==> run a: inputs <==
// AHB2CAN_top
module AHB2CAN_top
(
	input logic HCLK, HRESETn, HWRITE, HSEL,
	input logic [31:0] HADDR, HWDATA,
	input logic [1:0] HTRANS,
	input logic [2:0] HBURST, HSIZE,
	output logic [31:0] HRDATA,
	output logic HRESP, HREADYOUT,
	input logic rx_data,
	output logic tx_data
);
make LEC_CHECK=0 CAP_MARGIN=20 CORE_MARGIN=2 CORE_UTILIZATION=72 CTS_CLUSTER_SIZE=93 HOLD_SLACK_MARGIN=-0.07 PLACE_DENSITY=0.35 SETUP_SLACK_MARGIN=0.46 SLEW_MARGIN=20 finish   # period 1.72 ns
run.sh (not shown) runs the stock make flow with config.mk's settings and CLKGATE_MAP_FILE=.
==> run b: changes against run a <==
- CORE_UTILIZATION: 72 -> 40
- CTS_CLUSTER_SIZE: 93 -> unset
- HOLD_SLACK_MARGIN: -0.07 -> unset
- PLACE_DENSITY: 0.35 -> unset
- SETUP_SLACK_MARGIN: 0.46 -> unset
==> flow/constraint.sdc (replaced) <==
create_clock -name core_clock -period 8.89 [get_ports {HCLK}]
set_input_delay 1.7780 -clock core_clock [delete_from_list [all_inputs] [get_ports {HCLK}]]
set_output_delay 1.7780 -clock core_clock [all_outputs]
set_load 0.01 [all_outputs]
==> summary.txt <==
run results: core area between 70000 and 80000 um2, row count between 100 and 150, die width 283 um, Total GRT Usage 0.219, post-CTS resize count 0, outcome finished clean, Post-CTS Setup Inserts 0, pre-CTS WS 1.27 ns, Inserted Clock Buffers around 80
That was run b.
==> summary.txt <==
run metrics: post-CTS resize count between 300 and 400, Top cell area share 0.371, gpl congestion roughly 0.85, die width between 200 and 250 um, Total GRT Usage 1.07, core area about 43000 um2, Synth Seq Share 0.512, failing step 5_1_grt, mux contribution to synthesized area 0.120, main flop type dfxtp_1, outcome did not finish, row count 76, pre-CTS WS -0.976 ns, tool error [ERROR GRT-0232] Routing congestion too high. Check the congestion heatmap in the GUI.
That was run a.

========
==> v20: inputs <==
AHB2CAN_top again, from the RTL that the note above started with.
make LEC_CHECK=0 ABC_AREA=1 CAP_MARGIN=20 CELL_PAD_IN_SITES_GLOBAL_PLACEMENT=3 CORE_ASPECT_RATIO=0.95 CORE_MARGIN=9 CORE_UTILIZATION=40 CTS_CLUSTER_SIZE=65 GPL_TIMING_DRIVEN=0 MIN_ROUTING_LAYER=met1 SLEW_MARGIN=0 TNS_END_PERCENT=50 finish   # period 10.0 ns
==> v29 (differences from v20) <==
Settings changed: CELL_PAD_IN_SITES_GLOBAL_PLACEMENT 3 to not set, CORE_ASPECT_RATIO 0.95 to not set, CORE_MARGIN 9 to 2, CORE_UTILIZATION 40 to 72, CTS_CLUSTER_SIZE 65 to 97, GPL_TIMING_DRIVEN 0 to not set, HOLD_SLACK_MARGIN set to 0.29, MIN_ROUTING_LAYER met1 to not set, PLACE_DENSITY set to 0.35, SETUP_SLACK_MARGIN set to 0.46, SLEW_MARGIN 0 to 20, TNS_END_PERCENT 50 to not set.
==> flow/constraint.sdc (replaced) <==
create_clock -name core_clock -period 1.72 [get_ports {HCLK}]
set_input_delay 0.3440 -clock core_clock [delete_from_list [all_inputs] [get_ports {HCLK}]]
set_output_delay 0.3440 -clock core_clock [all_outputs]
set_load 0.01 [all_outputs]
==> reports/results.tsv <==
stage	metric	value	unit
run_status	first error line in the log	[ERROR DPL-0033] detailed placement checks failed during check placement.	
run_status	result of the run	did not finish	
run_status	last stage the flow got to	4_1_cts	
floorplan	die height	247	um
# the run above: v29

==> reports/results.tsv <==
stage	metric	value	unit
run_status	result of the run	did not finish	
run_status	last stage the flow got to	3_1_place_gp_skip_io	
run_status	first error line in the log	[ERROR GPL-0301] Utilization 101.289 % exceeds 100%.	
floorplan	die height	336	um
synthesis	number of flops mapped to enable cells by yosys	0	
# the run above: v20


========
==> inputs of 04-12 <==
AHB2CAN_top again, from the RTL that the note above started with.
==> flow/design.v (excerpt) <==
module AHB2CAN_top
(
	input logic HCLK, HRESETn, HWRITE, HSEL,
	input logic [31:0] HADDR, HWDATA,
	input logic [1:0] HTRANS,
	input logic [2:0] HBURST, HSIZE,
	output logic [31:0] HRDATA,
	output logic HRESP, HREADYOUT,
	input logic rx_data,
	output logic tx_data
);
Settings: LEC_CHECK=0, ABC_AREA=0, CAP_MARGIN=20, CELL_PAD_IN_SITES_GLOBAL_PLACEMENT=1, CORE_MARGIN=9, CORE_UTILIZATION=31, CTS_CLUSTER_DIAMETER=257, CTS_CLUSTER_SIZE=27, HOLD_SLACK_MARGIN=0.28, MAX_ROUTING_LAYER=met5, SLEW_MARGIN=25; clock period 10.0 ns.
==> 09-02 (differences from 04-12) <==
Settings changed: ABC_AREA 0 to not set, CELL_PAD_IN_SITES_GLOBAL_PLACEMENT 1 to not set, CORE_MARGIN 9 to 2, CORE_UTILIZATION 31 to 61, CTS_CLUSTER_DIAMETER 257 to not set, CTS_CLUSTER_SIZE 27 to not set, HOLD_SLACK_MARGIN 0.28 to not set, MAX_ROUTING_LAYER met5 to not set, SLEW_MARGIN 25 to 20.
==> flow/constraint.sdc (replaced) <==
create_clock -name core_clock -period 4.95 [get_ports {HCLK}]
set_input_delay 0.9900 -clock core_clock [delete_from_list [all_inputs] [get_ports {HCLK}]]
set_output_delay 0.9900 -clock core_clock [all_outputs]
set_load 0.01 [all_outputs]
==> 01-04 (differences from 04-12) <==
Settings changed: ABC_AREA 0 to not set, CELL_PAD_IN_SITES_GLOBAL_PLACEMENT 1 to not set, CORE_MARGIN 9 to 2, CORE_UTILIZATION 31 to 72, CTS_CLUSTER_DIAMETER 257 to not set, CTS_CLUSTER_SIZE 27 to 10, HOLD_SLACK_MARGIN 0.28 to 0.29, MAX_ROUTING_LAYER met5 to not set, PLACE_DENSITY_LB_ADDON set to 0.2, SETUP_SLACK_MARGIN set to 0.46, SLEW_MARGIN 25 to 20.
==> flow/constraint.sdc (replaced) <==
create_clock -name core_clock -period 1.72 [get_ports {HCLK}]
set_input_delay 0.3440 -clock core_clock [delete_from_list [all_inputs] [get_ports {HCLK}]]
set_output_delay 0.3440 -clock core_clock [all_outputs]
set_load 0.01 [all_outputs]
==> summary.txt <==
Implementation progress

The run finished with no timing, DRC or antenna violations. Per the run report, area growth between synthesis and finish was 9.10%. The share of total power dissipated in combinational logic is 0.026.

For this run, design rule violations remaining after detail routing come to 0. The number of placement rows stands at 115. The initial antenna violation count stands at 4. The hold path depth stands at 0. The routing usage on met2 stands at 0.274.

The average detailed-routed wire length per instance stands at approximately 23 um. Measured in cells, the most critical reg-to-reg path has a length of 7. The count of inverters not on the clock network in the layout stands at between 40 and 50.

The total met2 wirelength after detailed routing stands at roughly 44000 um.
(the above is from 04-12)
==> summary.txt <==
Implementation progress

The run finished with no timing, DRC or antenna violations. The average detailed-routed wire length per instance stands at around 25 um. TritonCTS built the clock tree. The number of remaining DRC errors stands at 0. For this run, the detailed router reports a per-instance via density of 6.72. The total met2 wirelength after detailed routing stands at 43100 um.

The routing usage on met2 stands at 0.567. The count of inverters not on the clock network in the layout stands at 45. The area growth from synthesis to layout is 13.3%. The logs give a warning total of around 150.

The power report attributes to the combinational group a share of 0.020. The initial antenna violation count stands at 2. Measured in cells, the most critical reg-to-reg path has a length of 5.
(the above is from 09-02)
==> summary.txt <==
Physical implementation status

The floorplan die height stands at 212 um. Progress stopped at global routing. The warning count from the yosys run stands at 15. Yosys stat counts 2802 cells in the synthesized netlist.

A synthesized cell averages 11.1 um^2. The maximum level of the CTS H-tree stands at 3. Looking at the gate-level netlist, the highest instance count belongs to sky130_fd_sc_hd__dfxtp_1. The share of synthesized area in the top cell type comes to 0.371. The first error in the log reads "[ERROR GRT-0232] Routing congestion too high. Check the congestion heatmap in the GUI". Counting flops with an async set or reset pin after synthesis yields a share of 0.231. Of the post-synthesis cell area, the part taken by muxes is 0.120.

On met2, the global router reports a usage of 1.01. The flow did not finish. The adder-cell area share of the yosys netlist stands at 0.0133. According to the floorplan log, the row count is between 70 and 80. The number of gates resized after CTS was between 300 and 400.
(the above is from 01-04)
No activity file was given, so power comes from the tool's default toggle rates.
